## design.v

```verilog
module AudioADC
(
input rst,  
input AUD_BCLK,  
input AUD_ADCLRCK,  
input AUD_ADCDAT,  
output reg done,
output reg [31:0]digital_signal_out
);
parameter START = 3'd0, RECIEVE = 3'd1, DONE = 3'd2, ERROR = 3'd3;
reg [2:0]S, NS;
reg [4:0]bits_left;
reg [31:0]temp_data;
always @(posedge AUD_BCLK or negedge rst)
begin
	if(rst == 1'b0)
		S <= START;
	else
		S <= NS;
end
always @ (posedge AUD_BCLK or negedge rst)
begin
	if(rst == 0)
	begin
		done <= 1'b0;
		bits_left <= 5'd31;
		digital_signal_out <= 31'd0;
	end
	else		
		case(S)
			START: 
			begin
				done <= 1'b0;
				bits_left <= 5'd31;
			end
			RECIEVE:
			begin
				bits_left <= bits_left - 5'd1;
				temp_data[bits_left] <= AUD_ADCDAT;
			end	
			DONE:
			begin
				done <= 1'b1;
				bits_left <= 5'd31;			
				digital_signal_out <= temp_data;
			end	
		endcase
end
always @ (*)
begin
	case (S)
		START:
		begin
			if(AUD_ADCLRCK == 1'd1)
				NS = RECIEVE;
			else
				NS = START;
		end
		RECIEVE:
		begin
			if(bits_left == 5'd0)
				NS = DONE;
			else
				NS = RECIEVE;
		end
		DONE: NS = START;
		ERROR: NS = ERROR;
		default: NS = ERROR;
	endcase
end
endmodule
module AudioDAC
(
input rst,
input AUD_BCLK,  
input AUD_DACLRCK,  
input [31:0]digital_signal_in,
output reg done,
output reg AUD_DACDAT  
);
parameter START = 3'd0, SEND = 3'd1, DONE = 3'd2, ERROR = 3'd3;
reg [2:0]S, NS;
reg [4:0]bits_left;
reg [31:0]temp_data;
always @(posedge AUD_BCLK or negedge rst)
begin
	if(rst == 1'b0)
		S <= START;
	else
		S <= NS;
end
always @ (posedge AUD_BCLK or negedge rst)
begin
	if(rst == 0)
		begin
			done <= 1'b0;
			bits_left <= 5'd31;
			temp_data <= 32'd0;
		end
	else
		case(S)
			START:
			begin
				done <= 1'b0;
				bits_left <= 5'd31;
				temp_data <= digital_signal_in;
			end
			SEND: bits_left <= bits_left - 5'd1;
			DONE:
			begin
				done <= 1'b1;				
				bits_left <= 5'd31;
			end
		endcase
end
always @ (*)
begin
	AUD_DACDAT = temp_data[bits_left];
	case (S)
		START:
		begin
			if(AUD_DACLRCK == 1)
				NS = SEND;
			else
				NS = START;	
		end
		SEND:
		begin
			if(bits_left == 5'd0)
				NS = DONE;
			else
				NS = SEND;
		end
		DONE: NS = START;
		ERROR: NS = ERROR;
		default: NS = ERROR;
	endcase
end
endmodule
module LowPassFilter
(
input rst,
input AUDIO_CLK, 
input AUD_DACLRCK, 
input [31:0]currentADCData,
output reg [31:0]lowPassFilterOutput
);
reg [31:0]lastAudioIn;
reg [31:0]lastOutput;
wire signed [31:0]leftAudio = {{16{currentADCData[31]}}, currentADCData[31:16]};
wire signed [31:0]leftLastOutput = {{16{lastOutput[31]}}, lastOutput[31:16]};
reg signed [31:0]leftResult;
wire signed [31:0]rightAudio = { {16{currentADCData[15]}}, currentADCData[15:0]};
wire signed [31:0]rightLastOutput = {{16{lastOutput[15]}}, lastOutput[15:0]};
reg signed [31:0]rightResult;
always @ (*)
begin
	leftResult = (($signed(32'd16) * $signed(leftAudio)) / $signed(32'd141)) + (($signed(32'd125) * $signed(leftLastOutput)) / $signed(32'd141));
	rightResult = (($signed(32'd16) * $signed(rightAudio)) / $signed(32'd141)) + (($signed(32'd125) * $signed(rightLastOutput)) / $signed(32'd141));
	lowPassFilterOutput[31:16] = leftResult[15:0];
	lowPassFilterOutput[15:0] =  rightResult[15:0];
end
always @ (posedge AUDIO_CLK or negedge rst)
begin	
	if(rst == 0)
		lastOutput <= 32'd0;
	else 
		if(AUD_DACLRCK == 1'b1)
			lastOutput <= lowPassFilterOutput;
end
endmodule
module HighPassFilter
(
input rst,
input AUDIO_CLK, 
input AUD_DACLRCK,  
input [31:0]currentADCData,
output reg [31:0]highPassFilterOutput
);
reg [31:0]lastAudioIn;
reg [31:0]lastOutput;
wire signed [31:0]leftAudio = {{16{currentADCData[31]}}, currentADCData[31:16]};
wire signed [31:0]leftLastOutput = {{16{lastOutput[31]}}, lastOutput[31:16]};
wire signed [31:0]leftLastInput = { {16{lastAudioIn[31]}}, lastAudioIn[31:16]};
reg signed [31:0]leftResult;
wire signed [31:0]rightAudio = {{16{currentADCData[15]}}, currentADCData[15:0]};
wire signed [31:0]rightLastOutput = {{16{lastOutput[15]}}, lastOutput[15:0]};
wire signed [31:0]rightLastInput = {{16{lastAudioIn[15]}}, lastAudioIn[15:0]};
reg signed [31:0]rightResult;
always @ (*)
begin
	leftResult = (($signed(32'd16) * ($signed(leftLastOutput) + $signed(leftAudio) - $signed(leftLastInput))) / $signed(32'd141));
	rightResult = (($signed(32'd16) * ($signed(rightLastOutput) + $signed(rightAudio) - $signed(rightLastInput))) / $signed(32'd141));
	highPassFilterOutput[31:16] = leftResult[15:0];
	highPassFilterOutput[15:0] =  rightResult[15:0];
end
always @ (posedge AUDIO_CLK or negedge rst)
begin	
	if(rst == 0)
	begin
		lastOutput <= 32'd0;
		lastAudioIn <= 32'd0;
	end
	else 
		if(AUD_DACLRCK == 1'b1)
		begin
			lastOutput <= highPassFilterOutput;
			lastAudioIn <= currentADCData;
		end
end
endmodule
module EchoFilter
(
input rst,
input AUDIO_CLK, 
input AUD_DACLRCK, 
input [31:0]currentADCData,
output reg [31:0]echoFilterOutput
);
reg [31:0]lastAudioIn;
wire signed [31:0]leftAudio = {{16{currentADCData[31]}}, currentADCData[31:16]};
wire signed [31:0]leftLastInput = {{16{lastAudioIn[31]}}, lastAudioIn[31:16]};
reg signed [31:0]leftResult;
wire signed [31:0]rightAudio = {{16{currentADCData[15]}}, currentADCData[15:0]};
wire signed [31:0]rightLastInput = {{16{lastAudioIn[15]}}, lastAudioIn[15:0]};
reg signed [31:0]rightResult;
always @ (*)
begin
	leftResult = (($signed(32'd3) * $signed(leftLastInput)) / $signed(32'd4)) + $signed(leftAudio) ;
	rightResult = (($signed(32'd3) * $signed(rightLastInput)) / $signed(32'd4)) + $signed(rightAudio);
	echoFilterOutput[31:16] = leftResult[15:0];
	echoFilterOutput[15:0] =  rightResult[15:0];
end
always @ (posedge AUDIO_CLK or negedge rst)
begin	
	if(rst == 0)
		lastAudioIn <= 32'd0;
	else 
		if(AUD_DACLRCK == 1'b1)
			lastAudioIn <= currentADCData;
end
endmodule
module audio_core
(
	input AUD_BCLK,
	input rst,
	input [2:0]SW,
	input AUD_ADCLRCK,
	input AUD_ADCDAT,
	input AUD_DACLRCK,
	output AUD_DACDAT
);
wire DACDone;
wire ADCDone;
wire [31:0]currentADCData;
reg [31:0]currentDACData;
AudioDAC myDAC(
	rst,  
	AUD_BCLK,  
	AUD_DACLRCK,  
	currentDACData,  
	DACDone,  
	AUD_DACDAT  
);
AudioADC myADC(
	rst,  
	AUD_BCLK,  
	AUD_ADCLRCK,  
	AUD_ADCDAT,  
	ADCDone,  
	currentADCData  
);
wire [31:0]lowPassFilterOutput;
LowPassFilter lowpass(rst, AUD_BCLK, AUD_DACLRCK, currentADCData, lowPassFilterOutput);
wire [31:0]highPassFilterOutput;
HighPassFilter highpass(rst, AUD_BCLK, AUD_DACLRCK, currentADCData, highPassFilterOutput);
wire [31:0]echoFilterOutput;
EchoFilter echo(rst, AUD_BCLK, AUD_DACLRCK, currentADCData, echoFilterOutput);
always @(*)
begin
	case({SW[2], SW[1], SW[0]})
		3'b001: currentDACData = lowPassFilterOutput; 
		3'b010: currentDACData = highPassFilterOutput; 
		3'b100: currentDACData = echoFilterOutput; 
		default: currentDACData = currentADCData;
	endcase
end
endmodule
```

## run.sh

```bash
#!/bin/bash
# the make line also repeats each setting of config.mk as NAME=value (left out here)
make -C /OpenROAD-flow-scripts/flow DESIGN_CONFIG=/design/flow/config.mk WORK_HOME=/design/flow/orfs CLKGATE_MAP_FILE= finish
```

## config.mk

```make
export PLATFORM = sky130hd
export DESIGN_NAME = audio_core
export DESIGN_NICKNAME = audio_core
export VERILOG_FILES = /design/flow/design.v
export SDC_FILE = /design/flow/constraint.sdc
export NUM_CORES = 4
export LEC_CHECK = 0
export ABC_AREA = 1
export CAP_MARGIN = 20
export CELL_PAD_IN_SITES_DETAIL_PLACEMENT = 0
export CORE_ASPECT_RATIO = 1.17
export CORE_MARGIN = 10
export CORE_UTILIZATION = 37
export CTS_CLUSTER_DIAMETER = 206
export GPL_ROUTABILITY_DRIVEN = 0
export MAX_ROUTING_LAYER = met4
export PLACE_DENSITY_LB_ADDON = 0.03
export SLEW_MARGIN = 35
export TNS_END_PERCENT = 20
```

## constraint.sdc

```tcl
create_clock -name core_clock -period 30.8 [get_ports {AUD_BCLK}]
set_input_delay 6.1600 -clock core_clock [delete_from_list [all_inputs] [get_ports {AUD_BCLK}]]
set_output_delay 6.1600 -clock core_clock [all_outputs]
set_load 0.01 [all_outputs]
```

==> metrics.txt, run 1 <==
# HELP chip_impl_metric Flow report values
# TYPE chip_impl_metric gauge
chip_impl_metric{name="simple_gate_share",unit="%"} 42.50
chip_impl_metric{name="cp_data_required_time",unit="ps"} 31220
chip_impl_metric{name="insertion_delay",unit="ps"} 570
chip_impl_metric{name="synthMuxAreaShare",unit="%"} 0.2428
chip_impl_metric{name="vias_per_cell",unit=""} 4.847
chip_impl_metric{name="cts_max_path_buffers",unit=""} 3
chip_impl_metric{name="die_area",unit="sq um"} 150200
chip_impl_metric{name="worst-path-buf-inv",unit=""} 16
chip_impl_info{name="outcome",value="timing/DRC/antenna clean"} 1
chip_impl_info{name="crit_slowest_cell",value="fa_1"} 1
chip_impl_info{name="prevailing_logic_family_in_the_synthesized_netlist",value="simple AND/OR/NAND/NOR gates"} 1
chip_impl_metric{name="dr.pass1.iters",unit=""} 7
chip_impl_info{name="yosysTopAreaCell",value="nand2_1"} 1
chip_impl_info{name="min-delay-path-class",value="flop to flop"} 1
chip_impl_metric{name="synthXorXnorAreaFrac",unit="%"} 8.903
chip_impl_metric{name="initial_antenna_violation_count",unit=""} 3
chip_impl_metric{name="grt_first_pass_wirelength",unit="um"} 233400
chip_impl_info{name="yosysMostFrequentCell",value="nand2_1"} 1
chip_impl_metric{name="htree_levels",unit=""} 1
chip_impl_metric{name="edf_count",unit=""} 32
chip_impl_metric{name="area_growth",unit="%"} 4.560
chip_impl_info{name="yosys_most_used_dff",value="dfrtp_1"} 1
chip_impl_metric{name="layout.area.comb",unit="sq um"} 37950
chip_impl_metric{name="synth.yosys.num_cells",unit=""} 8194
chip_impl_metric{name="critical_path_arrival",unit="ps"} 22460
chip_impl_metric{name="synth-warning-count",unit=""} 6
chip_impl_metric{name="post_route_clock_skew",unit="ps"} 15.84
chip_impl_metric{name="layout.nets",unit=""} 8616
chip_impl_metric{name="post_synth_ao_oa_area_fraction",unit="%"} 9.667
chip_impl_metric{name="fp-utilization",unit="%"} 37.33
chip_impl_metric{name="wirelength",unit="um"} 140600
chip_impl_metric{name="pin_count",unit=""} 9
chip_impl_metric{name="cts_made_buffers",unit=""} 27
chip_impl_metric{name="drc",unit=""} 0
chip_impl_info{name="synth.top_cells.by_count",value="nand2_1, inv_1, nand3_1"} 1
chip_impl_metric{name="netlist_area",unit="sq um"} 49990
chip_impl_metric{name="core_area",unit="sq um"} 133900
chip_impl_metric{name="post_cts_hold_buffer_count",unit=""} 0
chip_impl_metric{name="postCtsSetupBuffers",unit=""} 0
chip_impl_metric{name="ys_types",unit=""} 78
chip_impl_metric{name="fin_tns_setup",unit="ps"} 0
chip_impl_metric{name="max_freq",unit="GHz"} 0.04538
chip_impl_metric{name="ys_chip_area",unit="sq um"} 49990
chip_impl_info{name="critical_path.most_common_cell",value="nand2_1"} 1
chip_impl_metric{name="route.antenna.remaining_nets",unit=""} 0
chip_impl_info{name="kind_of_cell_adding_the_most_delay_to_the_critical_path",value="simple AND/OR/NAND/NOR gates"} 1
chip_impl_metric{name="finalClockPeriodUsage",unit="%"} 71.54
chip_impl_metric{name="yosys.stat.seqShare",unit="%"} 10.76
chip_impl_metric{name="die_h",unit="um"} 417.6
chip_impl_metric{name="placement_rows",unit=""} 145
chip_impl_info{name="r2r_start",value="lowpass.lastOutput[20]"} 1
chip_impl_metric{name="avgSynthCellArea",unit="sq um"} 6.101
chip_impl_metric{name="fp_nets",unit=""} 8690
chip_impl_metric{name="max_stage_delay",unit="ps"} 530
chip_impl_metric{name="worst_r2r_path_depth",unit=""} 156
chip_impl_metric{name="finalSetupViolations",unit=""} 0
chip_impl_info{name="yosys-top-cells-area",value="nand2_1, inv_1, ha_1"} 1
chip_impl_metric{name="synth.cellmix.adderShare",unit="%"} 14.56
chip_impl_metric{name="rrSetupSlack",unit="ps"} 8770
chip_impl_metric{name="finalWorstPathRequiredPeriod",unit="ps"} 22030
chip_impl_metric{name="grtUsageTotal",unit="%"} 18.79
chip_impl_metric{name="io_buffer_count",unit=""} 8
chip_impl_metric{name="syn_inst",unit=""} 8194
chip_impl_info{name="cts_tree",value="built"} 1
chip_impl_metric{name="slew-limit-headroom",unit="%"} 41.64
chip_impl_metric{name="wl_per_cell",unit="um"} 14.20
chip_impl_metric{name="tool_warnings",unit=""} 55
chip_impl_metric{name="fillCellCount",unit=""} 14950
chip_impl_metric{name="async_flop_share",unit="%"} 84.62
chip_impl_metric{name="first_global_vias",unit=""} 46290
chip_impl_metric{name="grt_overflow_total",unit=""} 0
chip_impl_metric{name="worstHoldPathCells",unit=""} 1
chip_impl_info{name="timing.hold.worst.start",value="myDAC.S[2]"} 1
chip_impl_info{name="grt_setup_unrepaired",value="false"} 1
chip_impl_info{name="timing.critical_path.from_type",value="flop"} 1
chip_impl_metric{name="critical_path_depth",unit=""} 156
chip_impl_metric{name="worst_setup_hold_path_clk_slew",unit="ps"} 60
chip_impl_metric{name="max_cap_violations",unit=""} 0
chip_impl_info{name="worstSetupEndpointType",value="flop"} 1
chip_impl_metric{name="timing.final.hold_violations",unit=""} 0
chip_impl_info{name="timing.critical_path.to",value="lowpass.lastOutput[31]"} 1
chip_impl_info{name="endpoint_with_the_worst_hold_slack",value="myDAC.bits_left[0]"} 1
chip_impl_metric{name="drv_slew",unit=""} 0
chip_impl_metric{name="die.size.x",unit="um"} 359.8
chip_impl_metric{name="numClockSinks",unit=""} 208
chip_impl_info{name="setup.worst_path.start",value="lowpass.lastOutput[20]"} 1
chip_impl_metric{name="timing.critical_path.fanout_max",unit=""} 36
chip_impl_metric{name="cts.repair.resized",unit=""} 0
chip_impl_metric{name="tightest_slew",unit="ps"} 866.3
chip_impl_metric{name="numSynthFlops",unit=""} 208
chip_impl_metric{name="yosys.area.top_type_share",unit="%"} 17.11
chip_impl_metric{name="detailedRoute.firstIterationViolations",unit=""} 2360
chip_impl_metric{name="grt_start_max_net_pins",unit=""} 92
chip_impl_metric{name="post-dp-hpwl",unit="um"} 118100
chip_impl_metric{name="dr_total_vias",unit=""} 48010
chip_impl_info{name="cts.root.buffer_cell",value="clkbuf_16"} 1
chip_impl_info{name="critPathKind",value="flop to flop"} 1
chip_impl_info{name="critical_register_to_register_path_endpoint",value="lowpass.lastOutput[31]"} 1
chip_impl_metric{name="layout.area.seq",unit="sq um"} 5381
==> area by class of cell <==
| class | instances | area share [%] |
|---|---|---|
| tap | 1764 | 4.223 |
| multi-input combinational | 6366 | 72.60 |
| sequential | 208 | 10.30 |
| clock inverter | 12 | 0.1460 |
| inverter | 1488 | 10.80 |
| clock buffer | 38 | 1.467 |
| antenna | 1 | 0.004788 |
| timing repair buffer | 29 | 0.4596 |
==> metal layers <==
metal  GRT usage, %  vias up  share of wire [%]  wire (um)
li1               -    25580                  -          -
met1          23.73    21830                 48      66970
met2          33.13      455                 48      67610
met3          1.083      147                2.3       3205
met4          3.582        0                2.0       2851
met5              -        -                  0          0
==> through the flow <==
step | worst slack (ps) | cell area (sq um) | cells | hold slack [ps] | util [%]
after floorplan | 12890 | 49990 | 8194 | 413.2 | -
final | 8765 | 52270 | 9906 | 460.3 | 39.04
after detailed placement | 8491 | 51420 | 9855 | 457.7 | 38.40
after global placement | 8626 | 51420 | 9855 | 460.1 | 38.40
after CTS | 8437 | 52260 | 9905 | 468.1 | 39.03
after global routing | 6079 | 52270 | 9905 | 498.5 | 39.04
==> run 2, diff against run 1 <==
Settings changed: CELL_PAD_IN_SITES_DETAIL_PLACEMENT 0 to unset, CORE_ASPECT_RATIO 1.17 to unset, CORE_MARGIN 10 to 2, CORE_UTILIZATION 37 to 72, CTS_CLUSTER_DIAMETER 206 to 386, CTS_CLUSTER_SIZE set to 96, GPL_ROUTABILITY_DRIVEN 0 to unset, MAX_ROUTING_LAYER met4 to unset, PLACE_DENSITY_LB_ADDON 0.03 to unset, SLEW_MARGIN 35 to 20, TNS_END_PERCENT 20 to unset.
Clock period 30.8 ns to 15.4 ns, I/O delays scaled along.
==> run 2 against run 1 <==
  * The run now fails in global routing (5_1_grt)
  * Synthesized cell count is the same
  * Die size decreased by 52%
  * Synthesized area is the same
==> metrics.txt, run 2 <==
# HELP chip_impl_metric Physical implementation figures
# TYPE chip_impl_metric gauge
chip_impl_info{name="prevailing_logic_family_in_the_synthesized_netlist",value="simple AND/OR/NAND/NOR gates"} 1
chip_impl_metric{name="synthMuxAreaShare",unit="%"} 0.2428
chip_impl_info{name="tool.error",value="[ERROR GRT-0116] Global routing finished with congestion. Check the congestion regions in the DRC Viewer."} 1
chip_impl_metric{name="numClockSinks",unit=""} 208
chip_impl_metric{name="synth.cellmix.adderShare",unit="%"} 14.56
chip_impl_info{name="yosys_most_used_dff",value="dfrtp_1"} 1
chip_impl_metric{name="grtUsageTotal",unit="%"} 74.83
chip_impl_metric{name="fp_nets",unit=""} 8690
chip_impl_metric{name="die_area",unit="sq um"} 71550
chip_impl_metric{name="cts_max_path_buffers",unit=""} 3
chip_impl_info{name="yosysTopAreaCell",value="nand2_1"} 1
chip_impl_metric{name="gp_congestion",unit=""} 0.9794
chip_impl_info{name="cts.root.buffer_cell",value="clkbuf_16"} 1
chip_impl_metric{name="avgSynthCellArea",unit="sq um"} 6.101
chip_impl_metric{name="ys_types",unit=""} 78
chip_impl_metric{name="yosys.stat.seqShare",unit="%"} 10.76
chip_impl_metric{name="async_flop_share",unit="%"} 84.62
chip_impl_metric{name="post_synth_ao_oa_area_fraction",unit="%"} 9.667
chip_impl_info{name="yosys-top-cells-area",value="nand2_1, inv_1, ha_1"} 1
chip_impl_metric{name="post_cts_hold_buffer_count",unit=""} 0
chip_impl_info{name="synth.top_cells.by_count",value="nand2_1, inv_1, nand3_1"} 1
chip_impl_info{name="outcome",value="aborted with a tool error"} 1
chip_impl_metric{name="grt_overflow_total",unit=""} 31
chip_impl_metric{name="core_area",unit="sq um"} 68710
chip_impl_metric{name="dp_cell_count",unit=""} 10240
chip_impl_metric{name="netlist_area",unit="sq um"} 49990
chip_impl_info{name="last-stage-reached",value="global routing (5_1_grt)"} 1
chip_impl_metric{name="io_buffer_count",unit=""} 8
chip_impl_metric{name="numSynthFlops",unit=""} 208
chip_impl_metric{name="placement_rows",unit=""} 96
chip_impl_metric{name="synth.yosys.num_cells",unit=""} 8194
chip_impl_metric{name="post-dp-hpwl",unit="um"} 126200
chip_impl_metric{name="pin_count",unit=""} 9
chip_impl_metric{name="simple_gate_share",unit="%"} 42.50
chip_impl_metric{name="syn_inst",unit=""} 8194
chip_impl_metric{name="die_h",unit="um"} 267.5
chip_impl_metric{name="cts_made_buffers",unit=""} 6
chip_impl_metric{name="synth-warning-count",unit=""} 6
chip_impl_metric{name="yosys.area.top_type_share",unit="%"} 17.11
chip_impl_metric{name="ys_chip_area",unit="sq um"} 49990
chip_impl_metric{name="htree_levels",unit=""} 1
chip_impl_info{name="yosysMostFrequentCell",value="nand2_1"} 1
chip_impl_metric{name="synthXorXnorAreaFrac",unit="%"} 8.903
chip_impl_metric{name="fp-utilization",unit="%"} 72.76
chip_impl_metric{name="die.size.x",unit="um"} 267.5
chip_impl_metric{name="edf_count",unit=""} 32
run 2: through the flow:
| stage | cell area (sq um) | hold WS, ps | setup WS [ps] |
|---|---|---|---|
| 2_1_floorplan | 51330 | 413.2 | -1798 |
| 4_1_cts | 64150 | 487.8 | -2885 |
| 3_5_place_dp | 60940 | 458.0 | -3809 |
| 3_3_place_gp | 60940 | 433.0 | -2996 |
run 2: timing repair:
action | CTS
resized | 428
buffers inserted | 164
endpoints found under the setup margin | 83
cloned | 11
endpoints found under the hold margin | 0
pin swaps | 237
run 2: routing by layer:
layer  track usage (%)  GRT overflow
met1             73.73             3
met2             90.16             8
met3             63.74             5
met4             69.30            15
met5             45.67             0
==> run 3, diff against run 2 <==
Settings changed: ABC_AREA 1 to unset, CELL_PAD_IN_SITES_DETAIL_PLACEMENT set to 2, CELL_PAD_IN_SITES_GLOBAL_PLACEMENT set to 0, CORE_ASPECT_RATIO set to 0.59, CORE_UTILIZATION 72 to 44, CTS_CLUSTER_DIAMETER 386 to 316, CTS_CLUSTER_SIZE 96 to unset, GPL_ROUTABILITY_DRIVEN set to 1, GPL_TIMING_DRIVEN set to 0, TNS_END_PERCENT set to 100.
Clock period 15.4 ns to 20.3 ns, I/O delays scaled along.
==> run 3 against run 2 <==
  * The flow stops in clock tree synthesis (4_1_cts)
  * Synthesized area grew 10%
  * Die size rose by 79%
  * Synthesized cell count shrank 8.1%
==> metrics.txt, run 3 <==
# HELP chip_impl_metric Physical implementation figures
# TYPE chip_impl_metric gauge
chip_impl_info{name="outcome",value="aborted with a tool error"} 1
chip_impl_info{name="last-stage-reached",value="clock tree synthesis (4_1_cts)"} 1
chip_impl_info{name="tool.error",value="[ERROR DPL-0033] detailed placement checks failed during check placement."} 1
chip_impl_metric{name="post-dp-hpwl",unit="um"} 244200
chip_impl_metric{name="fp-utilization",unit="%"} 44.45
chip_impl_metric{name="edf_count",unit=""} 32
chip_impl_info{name="prevailing_logic_family_in_the_synthesized_netlist",value="AND-OR/OR-AND gates"} 1
chip_impl_info{name="yosys-top-cells-area",value="ha_1, xnor2_1, dfrtp_1"} 1
chip_impl_metric{name="synth.cellmix.adderShare",unit="%"} 13.51
chip_impl_metric{name="placement_rows",unit=""} 99
chip_impl_metric{name="fp_nets",unit=""} 8025
chip_impl_metric{name="ys_types",unit=""} 148
chip_impl_metric{name="io_buffer_count",unit=""} 6
chip_impl_info{name="yosysMostFrequentCell",value="nand2_1"} 1
chip_impl_metric{name="avgSynthCellArea",unit="sq um"} 7.313
chip_impl_metric{name="simple_gate_share",unit="%"} 22.29
chip_impl_metric{name="pin_count",unit=""} 9
chip_impl_metric{name="syn_inst",unit=""} 7529
chip_impl_metric{name="yosys.stat.seqShare",unit="%"} 9.771
chip_impl_metric{name="synthMuxAreaShare",unit="%"} 5.538
chip_impl_metric{name="synth.yosys.num_cells",unit=""} 7529
chip_impl_info{name="synth.top_cells.by_count",value="nand2_1, inv_1, nor2_1"} 1
chip_impl_metric{name="post_synth_ao_oa_area_fraction",unit="%"} 32.29
chip_impl_metric{name="synth-warning-count",unit=""} 6
chip_impl_metric{name="netlist_area",unit="sq um"} 55060
chip_impl_metric{name="synthXorXnorAreaFrac",unit="%"} 10.11
chip_impl_metric{name="die.size.x",unit="um"} 464.5
chip_impl_metric{name="numSynthFlops",unit=""} 208
chip_impl_info{name="yosys_most_used_dff",value="dfrtp_1"} 1
chip_impl_info{name="yosysTopAreaCell",value="ha_1"} 1
chip_impl_metric{name="die_area",unit="sq um"} 128100
chip_impl_metric{name="async_flop_share",unit="%"} 84.62
chip_impl_metric{name="gp_congestion",unit=""} 0.9649
chip_impl_metric{name="post_placement_worst_setup_slack",unit="ps"} -6940
chip_impl_metric{name="core_area",unit="sq um"} 123900
chip_impl_metric{name="die_h",unit="um"} 275.7
chip_impl_metric{name="yosys.area.top_type_share",unit="%"} 7.544
chip_impl_metric{name="ys_chip_area",unit="sq um"} 55060
run 3: stage by stage:
step	TNS (ps)	util (%)	std cells	cell area, sq um
after detailed placement	-495980	47.07	9205	58300
after global placement	-257350	46.99	9201	58210
after floorplan	-1745	-	7529	56070
==> run 4, diff against run 3 <==
Settings changed: CELL_PAD_IN_SITES_DETAIL_PLACEMENT 2 to 0, CELL_PAD_IN_SITES_GLOBAL_PLACEMENT 0 to unset, CORE_ASPECT_RATIO 0.59 to 1.17, CORE_MARGIN 2 to 7, CORE_UTILIZATION 44 to 65, CTS_CLUSTER_DIAMETER 316 to 206, GPL_ROUTABILITY_DRIVEN 1 to unset, GPL_TIMING_DRIVEN 0 to unset, HOLD_SLACK_MARGIN set to 0.02, PLACE_DENSITY_LB_ADDON set to 0.03, SLEW_MARGIN 20 to 35, TNS_END_PERCENT 100 to 40.
Clock period 20.3 ns to 22.7 ns, I/O delays scaled along.
==> run 4 against run 3 <==
  * Die size decreased by 27%
  * Synthesized cell count is the same
  * Synthesized area unchanged
  * The run now finishes clean
==> metrics.txt, run 4 <==
# HELP chip_impl_metric Flow report values
# TYPE chip_impl_metric gauge
chip_impl_info{name="outcome",value="timing/DRC/antenna clean"} 1
chip_impl_metric{name="fp-utilization",unit="%"} 65.53
chip_impl_metric{name="dr.pass1.iters",unit=""} 7
chip_impl_metric{name="grtUsageTotal",unit="%"} 31.68
chip_impl_metric{name="cts_max_path_buffers",unit=""} 3
chip_impl_metric{name="post-dp-hpwl",unit="um"} 126400
chip_impl_metric{name="synthMuxAreaShare",unit="%"} 5.538
chip_impl_metric{name="fp_nets",unit=""} 8025
chip_impl_metric{name="tool_warnings",unit=""} 57
chip_impl_metric{name="wirelength",unit="um"} 162600
chip_impl_metric{name="grt_overflow_total",unit=""} 0
chip_impl_info{name="kind_of_cell_adding_the_most_delay_to_the_critical_path",value="AND-OR/OR-AND gates"} 1
chip_impl_metric{name="first_global_vias",unit=""} 54230
chip_impl_metric{name="wl_per_cell",unit="um"} 18.49
chip_impl_metric{name="die_area",unit="sq um"} 93080
chip_impl_metric{name="rrSetupSlack",unit="ps"} 400
chip_impl_metric{name="area_growth",unit="%"} 11.11
chip_impl_metric{name="numClockSinks",unit=""} 208
chip_impl_metric{name="grt_start_max_net_pins",unit=""} 80
chip_impl_metric{name="initial_antenna_violation_count",unit=""} 2
chip_impl_metric{name="n_antenna_cell",unit=""} 0
chip_impl_metric{name="layout_setup_ws",unit="ps"} 395.7
chip_impl_info{name="grt_setup_unrepaired",value="true"} 1
chip_impl_metric{name="fillCellCount",unit=""} 6998
chip_impl_metric{name="timing.critical_path.fanout_max",unit=""} 10
chip_impl_metric{name="async_flop_share",unit="%"} 84.62
chip_impl_metric{name="finalSetupViolations",unit=""} 0
chip_impl_metric{name="grt_first_pass_wirelength",unit="um"} 260800
chip_impl_info{name="timing.critical_path.to",value="myDAC.temp_data[31]"} 1
chip_impl_info{name="timing.critical_path.from_type",value="flop"} 1
chip_impl_metric{name="pin_count",unit=""} 9
chip_impl_info{name="r2r_start",value="lowpass.lastOutput[21]"} 1
chip_impl_metric{name="cp_data_required_time",unit="ps"} 23070
chip_impl_info{name="min-delay-path-class",value="flop to flop"} 1
chip_impl_metric{name="critical_path_depth",unit=""} 99
chip_impl_metric{name="worst_r2r_path_depth",unit=""} 99
chip_impl_metric{name="dr_total_vias",unit=""} 58650
chip_impl_metric{name="avgSynthCellArea",unit="sq um"} 7.313
chip_impl_metric{name="count_of_placed_standard_cells_in_the_final_layout_fillers_left_out",unit=""} 8794
chip_impl_metric{name="gp_congestion",unit=""} 0.9647
chip_impl_info{name="yosysTopAreaCell",value="ha_1"} 1
chip_impl_metric{name="fin_tns_setup",unit="ps"} 0
chip_impl_metric{name="route.antenna.remaining_nets",unit=""} 0
chip_impl_metric{name="synth-warning-count",unit=""} 6
chip_impl_metric{name="placement_rows",unit=""} 115
chip_impl_info{name="yosysMostFrequentCell",value="nand2_1"} 1
chip_impl_info{name="cts_tree",value="built"} 1
chip_impl_metric{name="max_cap_violations",unit=""} 0
chip_impl_metric{name="simple_gate_share",unit="%"} 22.29
chip_impl_metric{name="cts_made_buffers",unit=""} 22
chip_impl_metric{name="synth.yosys.num_cells",unit=""} 7529
chip_impl_metric{name="ys_chip_area",unit="sq um"} 55060
chip_impl_info{name="worstSetupEndpointType",value="flop"} 1
chip_impl_metric{name="core_area",unit="sq um"} 84030
chip_impl_metric{name="netlist_area",unit="sq um"} 55060
chip_impl_info{name="yosys_most_used_dff",value="dfrtp_1"} 1
chip_impl_metric{name="worst_setup_hold_path_clk_slew",unit="ps"} 70
chip_impl_metric{name="io_buffer_count",unit=""} 8
chip_impl_metric{name="die.size.x",unit="um"} 283.1
chip_impl_metric{name="max_stage_delay",unit="ps"} 540
chip_impl_metric{name="timing.final.hold_violations",unit=""} 0
chip_impl_metric{name="dp_cell_count",unit=""} 8635
chip_impl_info{name="yosys-top-cells-area",value="ha_1, xnor2_1, dfrtp_1"} 1
chip_impl_metric{name="worstHoldPathCells",unit=""} 1
chip_impl_metric{name="layout.area.comb",unit="sq um"} 48250
chip_impl_metric{name="edf_count",unit=""} 32
chip_impl_metric{name="critical_path_arrival",unit="ps"} 22680
chip_impl_metric{name="post_placement_worst_setup_slack",unit="ps"} -834.5
chip_impl_info{name="prevailing_logic_family_in_the_synthesized_netlist",value="AND-OR/OR-AND gates"} 1
chip_impl_info{name="endpoint_with_the_worst_hold_slack",value="myDAC.S[0]"} 1
chip_impl_metric{name="syn_inst",unit=""} 7529
chip_impl_metric{name="drv_slew",unit=""} 0
chip_impl_info{name="critical_path.most_common_cell",value="buf_4"} 1
chip_impl_metric{name="vias_per_cell",unit=""} 6.669
chip_impl_info{name="cts.root.buffer_cell",value="clkbuf_16"} 1
chip_impl_metric{name="synthXorXnorAreaFrac",unit="%"} 10.11
chip_impl_metric{name="post_synth_ao_oa_area_fraction",unit="%"} 32.29
chip_impl_info{name="crit_slowest_cell",value="or4_4"} 1
chip_impl_metric{name="hold_ws",unit="ps"} 463.8
chip_impl_metric{name="finalWorstPathRequiredPeriod",unit="ps"} 22300
chip_impl_metric{name="max_freq",unit="GHz"} 0.04483
chip_impl_metric{name="yosys.area.top_type_share",unit="%"} 7.544
chip_impl_info{name="timing.hold.worst.start",value="myDAC.S[1]"} 1
chip_impl_metric{name="numSynthFlops",unit=""} 208
chip_impl_metric{name="insertion_delay",unit="ps"} 530
chip_impl_metric{name="drc",unit=""} 0
chip_impl_metric{name="slew-limit-headroom",unit="%"} 37.38
chip_impl_metric{name="htree_levels",unit=""} 1
chip_impl_metric{name="worst-path-buf-inv",unit=""} 16
chip_impl_metric{name="die_h",unit="um"} 328.8
chip_impl_metric{name="post_route_clock_skew",unit="ps"} 14.58
chip_impl_info{name="critical_register_to_register_path_endpoint",value="myDAC.temp_data[31]"} 1
chip_impl_metric{name="layout.nets",unit=""} 8163
chip_impl_info{name="setup.worst_path.start",value="lowpass.lastOutput[21]"} 1
chip_impl_metric{name="tightest_slew",unit="ps"} 939.3
chip_impl_metric{name="yosys.stat.seqShare",unit="%"} 9.771
chip_impl_metric{name="synth.cellmix.adderShare",unit="%"} 13.51
chip_impl_metric{name="layout.area.seq",unit="sq um"} 5394
chip_impl_metric{name="finalClockPeriodUsage",unit="%"} 98.26
chip_impl_metric{name="detailedRoute.firstIterationViolations",unit=""} 4633
chip_impl_info{name="critPathKind",value="flop to flop"} 1
chip_impl_metric{name="ys_types",unit=""} 148
chip_impl_info{name="synth.top_cells.by_count",value="nand2_1, inv_1, nor2_1"} 1
==> run 4: per-stage QoR <==
stage / instance area [sq um] / utilization [%]
floorplan: 55060 / -
global placement: 57360 / 68.27
detailed placement: 57420 / 68.33
CTS: 58570 / 69.70
global route: 61180 / 72.80
finish: 61180 / 72.80
==> run 4: per-layer routing <==
layer | GRT usage, % | vias to the layer above | part of all wire, %
met5 | 0 | - | 0.0068
met4 | 8.705 | 2 | 2.9
met3 | 2.411 | 367 | 5.5
met2 | 57.22 | 2027 | 49
met1 | 40.62 | 28090 | 42
li1 | - | 28160 | -
==> run 4: timing repair <==
action / CTS / global route
hold buffers: 0 / 0
pin swaps: 15 / 122
endpoints found under the setup margin: 9 / 67
gates cloned: 0 / 1
setup buffers: 12 / 107
gates resized: 51 / 342
==> run 4: area by class of cell <==
class,instances,area share [%]
Tap cell,1111,2.272
Inverter,645,3.962
Clock inverter,17,0.2904
Timing Repair Buffer,387,4.855
Sequential cell,208,8.817
Multi-Input combinational cell,6403,78.86
Clock buffer,23,0.9408
==> run 5, diff against run 4 <==
Settings changed: CELL_PAD_IN_SITES_DETAIL_PLACEMENT 0 to 2, CORE_ASPECT_RATIO 1.17 to 1.11, CORE_MARGIN 7 to 2, CORE_UTILIZATION 65 to 21, CTS_CLUSTER_DIAMETER 206 to 320, HOLD_SLACK_MARGIN 0.02 to unset, MIN_ROUTING_LAYER set to met2, PLACE_DENSITY_LB_ADDON 0.03 to 0.22, SLEW_MARGIN 35 to 10, TNS_END_PERCENT 40 to unset.
Clock period 22.7 ns to 48.8 ns, I/O delays scaled along.
==> run 5 against run 4 <==
  * Flip-flop count unchanged
  * Via count is 38% higher
  * Sequential share of layout area is 0.18 points higher
  * Clock skew is 1.3 ps higher
  * Critical path type unchanged
  * Highest routed layer unchanged
==> metrics.txt, run 5 <==
# HELP chip_impl_metric Flow report values
# TYPE chip_impl_metric gauge
chip_impl_info{name="outcome",value="timing/DRC/antenna clean"} 1
chip_impl_metric{name="cp_data_required_time",unit="ps"} 49230
chip_impl_metric{name="max_cap_violations",unit=""} 0
chip_impl_metric{name="grt_start_max_net_pins",unit=""} 80
chip_impl_metric{name="pin_count",unit=""} 9
chip_impl_metric{name="ys_chip_area",unit="sq um"} 55060
chip_impl_metric{name="synthMuxAreaShare",unit="%"} 5.538
chip_impl_metric{name="postCtsSetupBuffers",unit=""} 0
chip_impl_info{name="r2r_start",value="lowpass.lastOutput[22]"} 1
chip_impl_metric{name="met3RoutedLength",unit="um"} 83640
chip_impl_metric{name="cts_max_path_buffers",unit=""} 3
chip_impl_metric{name="hold_ws",unit="ps"} 453.1
chip_impl_info{name="top_layer_used",value="met5"} 1
chip_impl_metric{name="dr.pass1.iters",unit=""} 6
chip_impl_info{name="timing.critical_path.from_type",value="flop"} 1
chip_impl_metric{name="insertion_delay",unit="ps"} 590
chip_impl_metric{name="post_synth_ao_oa_area_fraction",unit="%"} 32.29
chip_impl_metric{name="io_buffer_count",unit=""} 8
chip_impl_metric{name="core_area",unit="sq um"} 261400
chip_impl_metric{name="gp_congestion",unit=""} 0.9193
chip_impl_metric{name="netlist_area",unit="sq um"} 55060
chip_impl_metric{name="drc",unit=""} 0
chip_impl_info{name="cts.root.buffer_cell",value="clkbuf_16"} 1
chip_impl_metric{name="tightest_slew",unit="ps"} 1232
chip_impl_metric{name="htree_levels",unit=""} 1
chip_impl_metric{name="syn_inst",unit=""} 7529
chip_impl_metric{name="routed-wl-met2",unit="um"} 122400
chip_impl_metric{name="slew-limit-headroom",unit="%"} 17.39
chip_impl_metric{name="worst_r2r_path_depth",unit=""} 92
chip_impl_metric{name="tool_warnings",unit=""} 55
chip_impl_metric{name="simple_gate_share",unit="%"} 22.29
chip_impl_metric{name="initial_antenna_violation_count",unit=""} 3
chip_impl_metric{name="wl_per_cell",unit="um"} 20.19
chip_impl_info{name="crit_slowest_cell",value="a221oi_1"} 1
chip_impl_metric{name="critical_path_depth",unit=""} 92
chip_impl_metric{name="synth.yosys.num_cells",unit=""} 7529
chip_impl_metric{name="grtUsageTotal",unit="%"} 23.92
chip_impl_info{name="timing.hold.worst.start",value="myDAC.S[1]"} 1
chip_impl_info{name="yosys-top-cells-area",value="ha_1, xnor2_1, dfrtp_1"} 1
chip_impl_metric{name="max_freq",unit="GHz"} 0.03466
chip_impl_metric{name="grt_overflow_total",unit=""} 0
chip_impl_info{name="prevailing_logic_family_in_the_synthesized_netlist",value="AND-OR/OR-AND gates"} 1
chip_impl_metric{name="timing.final.hold_violations",unit=""} 0
chip_impl_metric{name="placement_rows",unit=""} 198
chip_impl_metric{name="timing.critical_path.fanout_max",unit=""} 17
chip_impl_metric{name="route.antenna.remaining_nets",unit=""} 0
chip_impl_metric{name="edf_count",unit=""} 32
chip_impl_info{name="critical_path.most_common_cell",value="a21oi_1"} 1
chip_impl_metric{name="dr_total_vias",unit=""} 80660
chip_impl_metric{name="rrSetupSlack",unit="ps"} 19950
chip_impl_metric{name="numClockSinks",unit=""} 208
chip_impl_metric{name="async_flop_share",unit="%"} 84.62
chip_impl_metric{name="numSynthFlops",unit=""} 208
chip_impl_info{name="cts_tree",value="built"} 1
chip_impl_metric{name="met1_length",unit="um"} 0
chip_impl_metric{name="post_cts_hold_buffer_count",unit=""} 0
chip_impl_metric{name="avgSynthCellArea",unit="sq um"} 7.313
chip_impl_metric{name="die.size.x",unit="um"} 490.0
chip_impl_metric{name="fp-utilization",unit="%"} 21.07
chip_impl_metric{name="detailedRoute.firstIterationViolations",unit=""} 12280
chip_impl_metric{name="grt_first_pass_wirelength",unit="um"} 349300
chip_impl_metric{name="die_h",unit="um"} 543.5
chip_impl_metric{name="wirelength",unit="um"} 219800
chip_impl_info{name="yosysMostFrequentCell",value="nand2_1"} 1
chip_impl_metric{name="vias_per_cell",unit=""} 7.406
chip_impl_metric{name="finalSetupViolations",unit=""} 0
chip_impl_metric{name="post-dp-hpwl",unit="um"} 173600
chip_impl_info{name="endpoint_with_the_worst_hold_slack",value="myDAC.S[0]"} 1
chip_impl_metric{name="max_stage_delay",unit="ps"} 960
chip_impl_info{name="kind_of_cell_adding_the_most_delay_to_the_critical_path",value="AND-OR/OR-AND gates"} 1
chip_impl_metric{name="fp_nets",unit=""} 8025
chip_impl_metric{name="yosys.stat.seqShare",unit="%"} 9.771
chip_impl_metric{name="cts.repair.resized",unit=""} 0
chip_impl_info{name="setup.worst_path.start",value="lowpass.lastOutput[22]"} 1
chip_impl_metric{name="worst-path-buf-inv",unit=""} 7
chip_impl_metric{name="synth.cellmix.adderShare",unit="%"} 13.51
chip_impl_metric{name="yosys.area.top_type_share",unit="%"} 7.544
chip_impl_metric{name="synth-warning-count",unit=""} 6
chip_impl_metric{name="fin_tns_setup",unit="ps"} 0
chip_impl_metric{name="ys_types",unit=""} 148
chip_impl_metric{name="area_growth",unit="%"} 8.587
chip_impl_info{name="yosysTopAreaCell",value="ha_1"} 1
chip_impl_metric{name="cts_made_buffers",unit=""} 24
chip_impl_metric{name="worstHoldPathCells",unit=""} 1
chip_impl_info{name="yosys_most_used_dff",value="dfrtp_1"} 1
chip_impl_metric{name="finalWorstPathRequiredPeriod",unit="ps"} 28850
chip_impl_info{name="critical_register_to_register_path_endpoint",value="myDAC.temp_data[31]"} 1
chip_impl_info{name="worstSetupEndpointType",value="flop"} 1
chip_impl_metric{name="fillCellCount",unit=""} 30860
chip_impl_info{name="timing.critical_path.to",value="myDAC.temp_data[31]"} 1
chip_impl_metric{name="post_route_clock_skew",unit="ps"} 15.91
chip_impl_info{name="grt_setup_unrepaired",value="false"} 1
chip_impl_metric{name="die_area",unit="sq um"} 266300
chip_impl_info{name="min-delay-path-class",value="flop to flop"} 1
chip_impl_metric{name="first_global_vias",unit=""} 92430
chip_impl_metric{name="critical_path_arrival",unit="ps"} 29280
chip_impl_info{name="critPathKind",value="flop to flop"} 1
chip_impl_metric{name="synthXorXnorAreaFrac",unit="%"} 10.11
chip_impl_metric{name="finalClockPeriodUsage",unit="%"} 59.12
chip_impl_metric{name="worst_setup_hold_path_clk_slew",unit="ps"} 70
chip_impl_info{name="synth.top_cells.by_count",value="nand2_1, inv_1, nor2_1"} 1
chip_impl_metric{name="layout.nets",unit=""} 7862
chip_impl_metric{name="drv_slew",unit=""} 0
[run 5: metal layers]
layer,up-vias,track usage (%)
met5,-,3.000
met4,30,2.778
met3,1773,29.02
met2,23770,31.80
met1,27830,-
li1,27250,-
[run 5: metrics by stage]
stage / utilization [%] / setup slack [ps] / instance area (sq um) / instances
floorplan: - / 26810 / 55060 / 7529
global placement: 22.53 / 21300 / 58890 / 10830
detailed placement: 22.53 / 20570 / 58890 / 10830
CTS: 22.84 / 20390 / 59680 / 10870
global route: 22.87 / 17680 / 59770 / 10880
finish: 22.88 / 19950 / 59790 / 10890
[run 5: area by class of cell]
cell class / instances / area [sq um] / area share [%]
Clock inverter: 10 / 123.9 / 0.2072
Inverter: 645 / 2421 / 4.049
Tap cell: 3500 / 4379 / 7.324
Timing Repair Buffer: 85 / 653.1 / 1.092
Clock buffer: 34 / 668.1 / 1.117
Antenna cell: 7 / 17.52 / 0.02930
Sequential cell: 208 / 5381 / 9.001
Multi-Input combinational cell: 6402 / 46150 / 77.18
==> run 6, diff against run 5 <==
Settings changed: ABC_AREA set to 0, CORE_ASPECT_RATIO 1.11 to 0.81, CORE_MARGIN 2 to 7, CORE_UTILIZATION 21 to 69, CTS_CLUSTER_DIAMETER 320 to unset, CTS_CLUSTER_SIZE set to 77, GPL_ROUTABILITY_DRIVEN set to 0, GPL_TIMING_DRIVEN set to 0, MAX_ROUTING_LAYER set to met4, PLACE_DENSITY_LB_ADDON 0.22 to 0.23, SETUP_SLACK_MARGIN set to -2.0, SLEW_MARGIN 10 to 40.
Clock period 48.8 ns to 36.2 ns, I/O delays scaled along.
==> run 6 against run 5 <==
  * The run now fails in detailed placement (3_5_place_dp)
  * Synthesized area unchanged
  * Die size decreased by 67%
  * Synthesized cell count did not move
==> metrics.txt, run 6 <==
# HELP chip_impl_metric Physical implementation figures
# TYPE chip_impl_metric gauge
chip_impl_info{name="outcome",value="aborted with a tool error"} 1
chip_impl_info{name="last-stage-reached",value="detailed placement (3_5_place_dp)"} 1
chip_impl_info{name="tool.error",value="[ERROR DPL-0033] detailed placement checks failed during check placement."} 1
chip_impl_metric{name="post_synth_ao_oa_area_fraction",unit="%"} 32.29
chip_impl_metric{name="avgSynthCellArea",unit="sq um"} 7.313
chip_impl_metric{name="die_area",unit="sq um"} 87950
chip_impl_metric{name="ys_types",unit=""} 148
chip_impl_metric{name="syn_inst",unit=""} 7529
chip_impl_info{name="yosys_most_used_dff",value="dfrtp_1"} 1
chip_impl_metric{name="synthXorXnorAreaFrac",unit="%"} 10.11
chip_impl_metric{name="placement_rows",unit=""} 93
chip_impl_metric{name="edf_count",unit=""} 32
chip_impl_info{name="yosysMostFrequentCell",value="nand2_1"} 1
chip_impl_metric{name="ys_chip_area",unit="sq um"} 55060
chip_impl_info{name="synth.top_cells.by_count",value="nand2_1, inv_1, nor2_1"} 1
chip_impl_metric{name="pin_count",unit=""} 9
chip_impl_info{name="yosys-top-cells-area",value="ha_1, xnor2_1, dfrtp_1"} 1
chip_impl_metric{name="synth-warning-count",unit=""} 6
chip_impl_metric{name="die.size.x",unit="um"} 327.9
chip_impl_metric{name="yosys.stat.seqShare",unit="%"} 9.771
chip_impl_metric{name="fp-utilization",unit="%"} 69.49
chip_impl_metric{name="simple_gate_share",unit="%"} 22.29
chip_impl_metric{name="synth.cellmix.adderShare",unit="%"} 13.51
chip_impl_metric{name="die_h",unit="um"} 268.2
chip_impl_metric{name="synth.yosys.num_cells",unit=""} 7529
chip_impl_metric{name="yosys.area.top_type_share",unit="%"} 7.544
chip_impl_metric{name="io_buffer_count",unit=""} 6
chip_impl_info{name="prevailing_logic_family_in_the_synthesized_netlist",value="AND-OR/OR-AND gates"} 1
chip_impl_info{name="yosysTopAreaCell",value="ha_1"} 1
chip_impl_metric{name="async_flop_share",unit="%"} 84.62
chip_impl_metric{name="fp_nets",unit=""} 8025
chip_impl_metric{name="synthMuxAreaShare",unit="%"} 5.538
chip_impl_metric{name="core_area",unit="sq um"} 79240
chip_impl_metric{name="netlist_area",unit="sq um"} 55060
chip_impl_metric{name="numSynthFlops",unit=""} 208
-- run 6: per-stage QoR --
stage	worst slack (ps)	instances
2_1_floorplan	14210	7529
3_3_place_gp	11040	8580
==> run 7, diff against run 6 <==
Settings changed: ABC_AREA 0 to unset, CELL_PAD_IN_SITES_DETAIL_PLACEMENT 2 to unset, CORE_ASPECT_RATIO 0.81 to unset, CORE_MARGIN 7 to 2, CORE_UTILIZATION 69 to 68, CTS_CLUSTER_DIAMETER set to 192, CTS_CLUSTER_SIZE 77 to 53, GPL_ROUTABILITY_DRIVEN 0 to unset, GPL_TIMING_DRIVEN 0 to unset, MAX_ROUTING_LAYER met4 to unset, MIN_ROUTING_LAYER met2 to unset, PLACE_DENSITY_LB_ADDON 0.23 to unset, SETUP_SLACK_MARGIN -2.0 to 4.57, SLEW_MARGIN 40 to 20.
Clock period 36.2 ns to 18.2 ns, I/O delays scaled along.
==> run 7 against run 6 <==
  * The run fails in global routing (5_1_grt)
  * Synthesized area unchanged
  * Synthesized cell count unchanged
  * Die size shrank 5.3%
==> metrics.txt, run 7 <==
# HELP chip_impl_metric Physical implementation figures
# TYPE chip_impl_metric gauge
chip_impl_info{name="outcome",value="aborted with a tool error"} 1
chip_impl_info{name="last-stage-reached",value="global routing (5_1_grt)"} 1
chip_impl_info{name="tool.error",value="[ERROR GRT-0232] Routing congestion too high. Check the congestion heatmap in the GUI."} 1
chip_impl_metric{name="pin_count",unit=""} 9
chip_impl_metric{name="cts_made_buffers",unit=""} 7
chip_impl_metric{name="cts_max_path_buffers",unit=""} 3
chip_impl_metric{name="netlist_area",unit="sq um"} 55060
chip_impl_metric{name="ys_chip_area",unit="sq um"} 55060
chip_impl_info{name="yosysTopAreaCell",value="ha_1"} 1
chip_impl_metric{name="gp_congestion",unit=""} 0.9604
chip_impl_info{name="yosys_most_used_dff",value="dfrtp_1"} 1
chip_impl_metric{name="detailed_place.area",unit="sq um"} 67680
chip_impl_metric{name="numClockSinks",unit=""} 208
chip_impl_metric{name="post-dp-hpwl",unit="um"} 143300
chip_impl_metric{name="avgSynthCellArea",unit="sq um"} 7.313
chip_impl_metric{name="die_h",unit="um"} 288.6
chip_impl_metric{name="ys_types",unit=""} 148
chip_impl_metric{name="synthMuxAreaShare",unit="%"} 5.538
chip_impl_info{name="yosys-top-cells-area",value="ha_1, xnor2_1, dfrtp_1"} 1
chip_impl_metric{name="grt_overflow_total",unit=""} 14290
chip_impl_metric{name="synth-warning-count",unit=""} 6
chip_impl_metric{name="synthXorXnorAreaFrac",unit="%"} 10.11
chip_impl_metric{name="die_area",unit="sq um"} 83260
chip_impl_metric{name="fp-utilization",unit="%"} 68.58
chip_impl_metric{name="async_flop_share",unit="%"} 84.62
chip_impl_info{name="prevailing_logic_family_in_the_synthesized_netlist",value="AND-OR/OR-AND gates"} 1
chip_impl_metric{name="simple_gate_share",unit="%"} 22.29
chip_impl_info{name="yosysMostFrequentCell",value="nand2_1"} 1
chip_impl_metric{name="edf_count",unit=""} 32
chip_impl_metric{name="numSynthFlops",unit=""} 208
chip_impl_info{name="cts.root.buffer_cell",value="clkbuf_16"} 1
chip_impl_metric{name="io_buffer_count",unit=""} 8
chip_impl_metric{name="synth.yosys.num_cells",unit=""} 7529
chip_impl_metric{name="yosys.stat.seqShare",unit="%"} 9.771
chip_impl_metric{name="die.size.x",unit="um"} 288.6
chip_impl_metric{name="fp_nets",unit=""} 8025
chip_impl_metric{name="placement_rows",unit=""} 104
chip_impl_metric{name="htree_levels",unit=""} 1
chip_impl_metric{name="synth.cellmix.adderShare",unit="%"} 13.51
chip_impl_metric{name="yosys.area.top_type_share",unit="%"} 7.544
chip_impl_metric{name="post_synth_ao_oa_area_fraction",unit="%"} 32.29
chip_impl_metric{name="core_area",unit="sq um"} 80290
chip_impl_metric{name="grtUsageTotal",unit="%"} 116.1
chip_impl_metric{name="syn_inst",unit=""} 7529
chip_impl_info{name="synth.top_cells.by_count",value="nand2_1, inv_1, nor2_1"} 1
==> run 7: timing repair <==
| item | 4_1_cts |
|---|---|
| gates cloned | 1 |
| gates resized | 568 |
| setup endpoints to repair | 96 |
| pin swaps | 313 |
| setup buffers | 238 |
| hold buffers | 0 |
==> run 7: per-layer routing <==
| layer | GRT usage [%] | GRT overflow |
|---|---|---|
| met2 | 169.9 | 11690 |
| met1 | 94.57 | 170 |
| met5 | 54.94 | 22 |
| met4 | 128.0 | 2236 |
| met3 | 80.65 | 174 |
==> run 7: stage by stage <==
| step | util [%] | cells | setup TNS [ps] | setup slack [ps] |
|---|---|---|---|---|
| 4_1_cts | 90.59 | 9917 | -76120 | -2612 |
| 3_5_place_dp | 84.29 | 9669 | -135600 | -3911 |
| 3_3_place_gp | 84.29 | 9669 | -90850 | -2778 |
| 2_1_floorplan | - | 7529 | -64730 | -2705 |
==> run 8, diff against run 7 <==
Settings changed: ABC_AREA set to 1, CAP_MARGIN 20 to 5, CELL_PAD_IN_SITES_DETAIL_PLACEMENT set to 0, CORE_ASPECT_RATIO set to 0.87, CORE_MARGIN 2 to 3, CORE_UTILIZATION 68 to 71, CTS_CLUSTER_DIAMETER 192 to 206, CTS_CLUSTER_SIZE 53 to 73, HOLD_SLACK_MARGIN set to 0.02, SETUP_SLACK_MARGIN 4.57 to -0.81, SLEW_MARGIN 20 to 35, TNS_END_PERCENT set to 100.
Clock period 18.2 ns to 16.2 ns, I/O delays scaled along.
==> run 8 against run 7 <==
  * The flow again stops in global routing (5_1_grt)
  * Synthesized area shrank 9.2%
  * Synthesized cell count grew 8.8%
  * Die size shrank 12%
==> metrics.txt, run 8 <==
# HELP chip_impl_metric Physical implementation figures
# TYPE chip_impl_metric gauge
chip_impl_metric{name="numSynthFlops",unit=""} 208
chip_impl_metric{name="io_buffer_count",unit=""} 8
chip_impl_info{name="cts.root.buffer_cell",value="clkbuf_16"} 1
chip_impl_info{name="yosys_most_used_dff",value="dfrtp_1"} 1
chip_impl_info{name="yosysTopAreaCell",value="nand2_1"} 1
chip_impl_metric{name="ys_types",unit=""} 78
chip_impl_metric{name="avgSynthCellArea",unit="sq um"} 6.101
chip_impl_metric{name="pin_count",unit=""} 9
chip_impl_metric{name="placement_rows",unit=""} 90
chip_impl_metric{name="grtUsageTotal",unit="%"} 74.36
chip_impl_metric{name="numClockSinks",unit=""} 208
chip_impl_info{name="synth.top_cells.by_count",value="nand2_1, inv_1, nand3_1"} 1
chip_impl_metric{name="die_h",unit="um"} 253.5
chip_impl_metric{name="post_placement_worst_setup_slack",unit="ps"} -2940
chip_impl_metric{name="gp_congestion",unit=""} 1.011
chip_impl_metric{name="synthMuxAreaShare",unit="%"} 0.2428
chip_impl_metric{name="post_cts_hold_buffer_count",unit=""} 0
chip_impl_metric{name="grt_overflow_total",unit=""} 434
chip_impl_info{name="tool.error",value="[ERROR GRT-0116] Global routing finished with congestion. Check the congestion regions in the DRC Viewer."} 1
chip_impl_metric{name="htree_levels",unit=""} 1
chip_impl_metric{name="edf_count",unit=""} 32
chip_impl_metric{name="simple_gate_share",unit="%"} 42.50
chip_impl_metric{name="synthXorXnorAreaFrac",unit="%"} 8.903
chip_impl_info{name="outcome",value="aborted with a tool error"} 1
chip_impl_metric{name="ys_chip_area",unit="sq um"} 49990
chip_impl_info{name="yosysMostFrequentCell",value="nand2_1"} 1
chip_impl_metric{name="fp-utilization",unit="%"} 71.95
chip_impl_metric{name="yosys.stat.seqShare",unit="%"} 10.76
chip_impl_metric{name="die_area",unit="sq um"} 73630
chip_impl_metric{name="post_synth_ao_oa_area_fraction",unit="%"} 9.667
chip_impl_metric{name="syn_inst",unit=""} 8194
chip_impl_metric{name="core_area",unit="sq um"} 69480
chip_impl_metric{name="synth-warning-count",unit=""} 6
chip_impl_metric{name="die.size.x",unit="um"} 290.5
chip_impl_info{name="prevailing_logic_family_in_the_synthesized_netlist",value="simple AND/OR/NAND/NOR gates"} 1
chip_impl_metric{name="cts_max_path_buffers",unit=""} 3
chip_impl_metric{name="async_flop_share",unit="%"} 84.62
chip_impl_metric{name="fp_nets",unit=""} 8690
chip_impl_metric{name="netlist_area",unit="sq um"} 49990
chip_impl_metric{name="synth.cellmix.adderShare",unit="%"} 14.56
chip_impl_info{name="last-stage-reached",value="global routing (5_1_grt)"} 1
chip_impl_info{name="yosys-top-cells-area",value="nand2_1, inv_1, ha_1"} 1
chip_impl_metric{name="synth.yosys.num_cells",unit=""} 8194
chip_impl_metric{name="yosys.area.top_type_share",unit="%"} 17.11
chip_impl_metric{name="cts_made_buffers",unit=""} 6
chip_impl_metric{name="post-dp-hpwl",unit="um"} 122700
==> run 8: stage by stage <==
stage | TNS, ps | utilization (%) | hold WS (ps) | instance area, sq um | cells
after CTS | -56310 | 92.13 | 475.5 | 64010 | 10310
after detailed placement | -112590 | 84.92 | 441.9 | 59000 | 10050
after global placement | -62410 | 84.91 | 429.7 | 58990 | 10050
after floorplan | -13310 | - | 413.2 | 50780 | 8194
==> run 8: routing by layer <==
metal / GRT overflow / global-route usage, %
met1: 44 / 75.17
met2: 216 / 92.70
met3: 30 / 59.35
met4: 139 / 67.05
met5: 5 / 34.40
==> run 8: what timing repair did <==
| action | in CTS |
|---|---|
| cloned | 18 |
| setup buffers | 259 |
| endpoints found under the setup margin | 59 |
| pin swaps | 503 |
| resized | 713 |
